==> inputs of wip/amber <==
==> flow/design.v <==
module if_stage (
    input  wire        clk,
    input  wire        rst_n,
    input  wire        stall,
    input  wire        branch_taken,
    input  wire [18:0] branch_target,
    output reg         ibus_valid,
    output reg  [18:0] ibus_addr,
    input  wire [18:0] ibus_rdata,
    output reg  [18:0] pc,
    output reg  [18:0] instruction
);
    always @(posedge clk or negedge rst_n) begin
        if (!rst_n) begin
            pc          <= 19'd0;
            ibus_valid  <= 1'b0;
        end
        else if (!stall) begin
            pc <= branch_taken ? branch_target : pc + 19'd1;
            ibus_valid <= 1'b1;
            ibus_addr  <= pc;
        end
    end
    always @(posedge clk or negedge rst_n) begin
        if (!rst_n)
            instruction <= 19'd0;
        else if (ibus_valid)
            instruction <= ibus_rdata;
    end
endmodule
module id_stage(
    input [18:0] instruction,
    output [4:0] opcode,
    output [2:0] rd,
    output [2:0] rs1,
    output [2:0] rs2,
    output [14:0] immediate,
    output reg [1:0] prediction
);
    assign opcode = instruction[18:14];
    assign rd = instruction[13:11];
    assign rs1 = instruction[10:8];
    assign rs2 = instruction[7:5];
    assign immediate = instruction[14:0];
    always @(*) begin
        case(opcode)
            5'b01010, 5'b01011, 5'b01100: prediction = 2'b10;  
            default: prediction = 2'b00;  
        endcase
    end
endmodule
module regfile(
    input clk,
    input [2:0] rd_addr,
    input [2:0] rs1_addr,
    input [2:0] rs2_addr,
    input [18:0] wb_data,
    input reg_write,
    output [18:0] rs1_data,
    output [18:0] rs2_data
);
    reg [18:0] registers [0:7];
    always @(posedge clk) begin
        if (reg_write && rd_addr != 0)
            registers[rd_addr] <= wb_data;
    end
    assign rs1_data = (rs1_addr == 3'd0) ? 19'd0 : registers[rs1_addr];
    assign rs2_data = (rs2_addr == 3'd0) ? 19'd0 : registers[rs2_addr];
endmodule
module alu(
    input [4:0] opcode,
    input [18:0] operand_a,
    input [18:0] operand_b,
    output reg [18:0] result,
    output reg zero_flag,
    output reg div_by_zero
);
    always @(*) begin
        result = 19'd0;
        div_by_zero = 1'b0;
        case(opcode)
            5'b00000: result = operand_a + operand_b;
            5'b00001: result = operand_a - operand_b;
            5'b00010: result = operand_a * operand_b;
            5'b00011: begin
                div_by_zero = (operand_b == 0);
                result = (operand_b == 0) ? 19'h7FFFF : operand_a / operand_b;
            end
            5'b00100: result = operand_a & operand_b;
            5'b00101: result = operand_a | operand_b;
            5'b00110: result = operand_a ^ operand_b;
            5'b00111: result = ~operand_a;
            5'b01000: result = operand_a + 1;
            5'b01001: result = operand_a - 1;
        endcase
        zero_flag = (result == 0);
    end
endmodule
module cpu_core (
    input  wire        clk,
    input  wire        rst_n,
    output reg         bus_valid,
    output reg         bus_write,
    output reg  [18:0] bus_addr,
    output reg  [18:0] bus_wdata,
    input  wire [18:0] bus_rdata
);
    wire [18:0] if_pc;
    wire [18:0] if_instr;
    wire [4:0]  opcode;
    wire [2:0]  rd, rs1, rs2;
    wire [14:0] imm;
    wire [18:0] rs1_data, rs2_data;
    wire [18:0] alu_result;
    wire        zero_flag;
    wire        div_by_zero;
    wire [18:0] wb_data;
    wire        reg_write;
    wire is_load  = (opcode == 5'b01000);
    wire is_store = (opcode == 5'b01001);
    wire mem_access = is_load | is_store;
    if_stage ifs (
        .clk(clk),
        .rst_n(rst_n),
        .stall(mem_access),           
        .branch_taken(1'b0),
        .branch_target(19'd0),
        .ibus_valid(),                
        .ibus_addr(),                 
        .ibus_rdata(bus_rdata),
        .pc(if_pc),
        .instruction(if_instr)
    );
    id_stage id (
        .instruction(if_instr),
        .opcode(opcode),
        .rd(rd),
        .rs1(rs1),
        .rs2(rs2),
        .immediate(imm),
        .prediction()
    );
    regfile rf (
        .clk(clk),
        .rd_addr(rd),
        .rs1_addr(rs1),
        .rs2_addr(rs2),
        .wb_data(wb_data),
        .reg_write(reg_write),
        .rs1_data(rs1_data),
        .rs2_data(rs2_data)
    );
    alu alu_u (
        .opcode(opcode),
        .operand_a(rs1_data),
        .operand_b(rs2_data),
        .result(alu_result),
        .zero_flag(zero_flag),
        .div_by_zero(div_by_zero)
    );
always @(*) begin
    bus_valid = mem_access;
    bus_write = is_store;
    bus_addr  = alu_result;
    bus_wdata = rs2_data;
end
    assign wb_data =
        (is_load)  ? bus_rdata :
                     alu_result;
    assign reg_write = ~is_store & ~is_load;
endmodule
==> flow/run.sh <==
#!/bin/bash
# the make line also repeats each setting of config.mk as NAME=value (left out here)
make -C /OpenROAD-flow-scripts/flow DESIGN_CONFIG=/design/flow/config.mk WORK_HOME=/design/flow/orfs CLKGATE_MAP_FILE= finish
==> flow/config.mk <==
export PLATFORM = sky130hd
export DESIGN_NAME = cpu_core
export DESIGN_NICKNAME = cpu_core
export VERILOG_FILES = /design/flow/design.v
export SDC_FILE = /design/flow/constraint.sdc
export NUM_CORES = 4
export LEC_CHECK = 0
export ABC_AREA = 1
export CAP_MARGIN = 20
export CORE_MARGIN = 2
export CORE_UTILIZATION = 67
export CTS_CLUSTER_DIAMETER = 327
export CTS_CLUSTER_SIZE = 31
export GPL_ROUTABILITY_DRIVEN = 1
export GPL_TIMING_DRIVEN = 1
export SETUP_SLACK_MARGIN = 5.0
export SLEW_MARGIN = 20
==> flow/constraint.sdc <==
create_clock -name core_clock -period 43.2 [get_ports {clk}]
set_input_delay 8.6400 -clock core_clock [delete_from_list [all_inputs] [get_ports {clk}]]
set_output_delay 8.6400 -clock core_clock [all_outputs]
set_load 0.01 [all_outputs]
==> wip/maple: changes against wip/amber <==
- ABC_AREA: 1 -> not set
- CORE_UTILIZATION: 67 -> 58
- CTS_CLUSTER_DIAMETER: 327 -> not set
- CTS_CLUSTER_SIZE: 31 -> not set
- GPL_ROUTABILITY_DRIVEN: 1 -> not set
- GPL_TIMING_DRIVEN: 1 -> not set
- SETUP_SLACK_MARGIN: 5.0 -> not set
==> flow/constraint.sdc (replaced) <==
create_clock -name core_clock -period 37.9 [get_ports {clk}]
set_input_delay 7.5800 -clock core_clock [delete_from_list [all_inputs] [get_ports {clk}]]
set_output_delay 7.5800 -clock core_clock [all_outputs]
set_load 0.01 [all_outputs]
==> wip/sierra: changes against wip/amber <==
- ABC_AREA: 1 -> not set
- CORE_UTILIZATION: 67 -> 58
- CTS_CLUSTER_DIAMETER: 327 -> not set
- CTS_CLUSTER_SIZE: 31 -> not set
- GPL_ROUTABILITY_DRIVEN: 1 -> not set
- GPL_TIMING_DRIVEN: 1 -> not set
==> flow/constraint.sdc (replaced) <==
create_clock -name core_clock -period 45.0 [get_ports {clk}]
set_input_delay 9.0000 -clock core_clock [delete_from_list [all_inputs] [get_ports {clk}]]
set_output_delay 9.0000 -clock core_clock [all_outputs]
set_load 0.01 [all_outputs]
==> qor summary <==
Worst slew margin: wip/maple -14.0%; wip/sierra 18.5%; wip/amber -
Met1 Wirelength: wip/maple 40900 um; wip/sierra 39800 um; wip/amber -
Clk ins delay skew pair: wip/maple 0.46 ns; wip/sierra 0.43 ns; wip/amber -
Chip Width: wip/maple 216 um; wip/sierra 216 um; wip/amber 201 um
Final-stage net count: wip/maple 4351; wip/sierra 3786; wip/amber -
Startpoint of the worst hold path: wip/maple ifs.instruction[12]; wip/sierra ifs.instruction[12]; wip/amber -
Placed wire-length estimate: wip/maple 89400 um; wip/sierra 77500 um; wip/amber 67700 um
Yosys top cell by instances: wip/maple ha_1; wip/sierra ha_1; wip/amber nand2_1
Critical Path Sink Type: wip/maple output port; wip/sierra output port; wip/amber -
Outcome: wip/maple complete, but fails checks; wip/sierra finished clean; wip/amber aborted with a tool error
Failing step: wip/maple -; wip/sierra -; wip/amber global routing (5_1_grt)
Reasons for failing layout checks: wip/maple max-slew violations, negative setup slack; wip/sierra -; wip/amber -
Number of standard cells after synthesis: wip/maple 3023; wip/sierra 3023; wip/amber 3651
Sum of internal, switching and leakage power: wip/maple 0.00303 W; wip/sierra 0.00225 W; wip/amber -
DR WL met2: wip/maple 52600 um; wip/sierra 48600 um; wip/amber -
Gate power share: wip/maple 86.8%; wip/sierra 85.7%; wip/amber -
Sw frac: wip/maple 50.2%; wip/sierra 51.8%; wip/amber -
Most numerous cell on the critical path: wip/maple o21a_1; wip/sierra o21a_1; wip/amber -
Clock Network Area Fraction: wip/maple 1.57%; wip/sierra 1.63%; wip/amber -
Max-slew violation count: wip/maple 1; wip/sierra 0; wip/amber -
Proportion of synthesized chip area in sequential cells: wip/maple 17.9%; wip/sierra 17.9%; wip/amber 19.0%
Final weighted congestion in routability-driven placement: wip/maple 1.04; wip/sierra 1.09; wip/amber 1.06
Fin worst setup slack: wip/maple -2.48 ns; wip/sierra 2.74 ns; wip/amber -
Share of the synthesized netlist area taken by xor and xnor gates: wip/maple 4.96%; wip/sierra 4.96%; wip/amber 5.23%
Endpoint required time on the critical path: wip/maple 30.32 ns; wip/sierra 36.00 ns; wip/amber -
Aoi/oai-family share of the synthesized area: wip/maple 21.6%; wip/sierra 21.6%; wip/amber 14.1%
Main power-consuming group: wip/maple combinational cells; wip/sierra combinational cells; wip/amber -
Tap cells: wip/maple 592; wip/sierra 592; wip/amber -
Power and IR drop assume default switching activity.
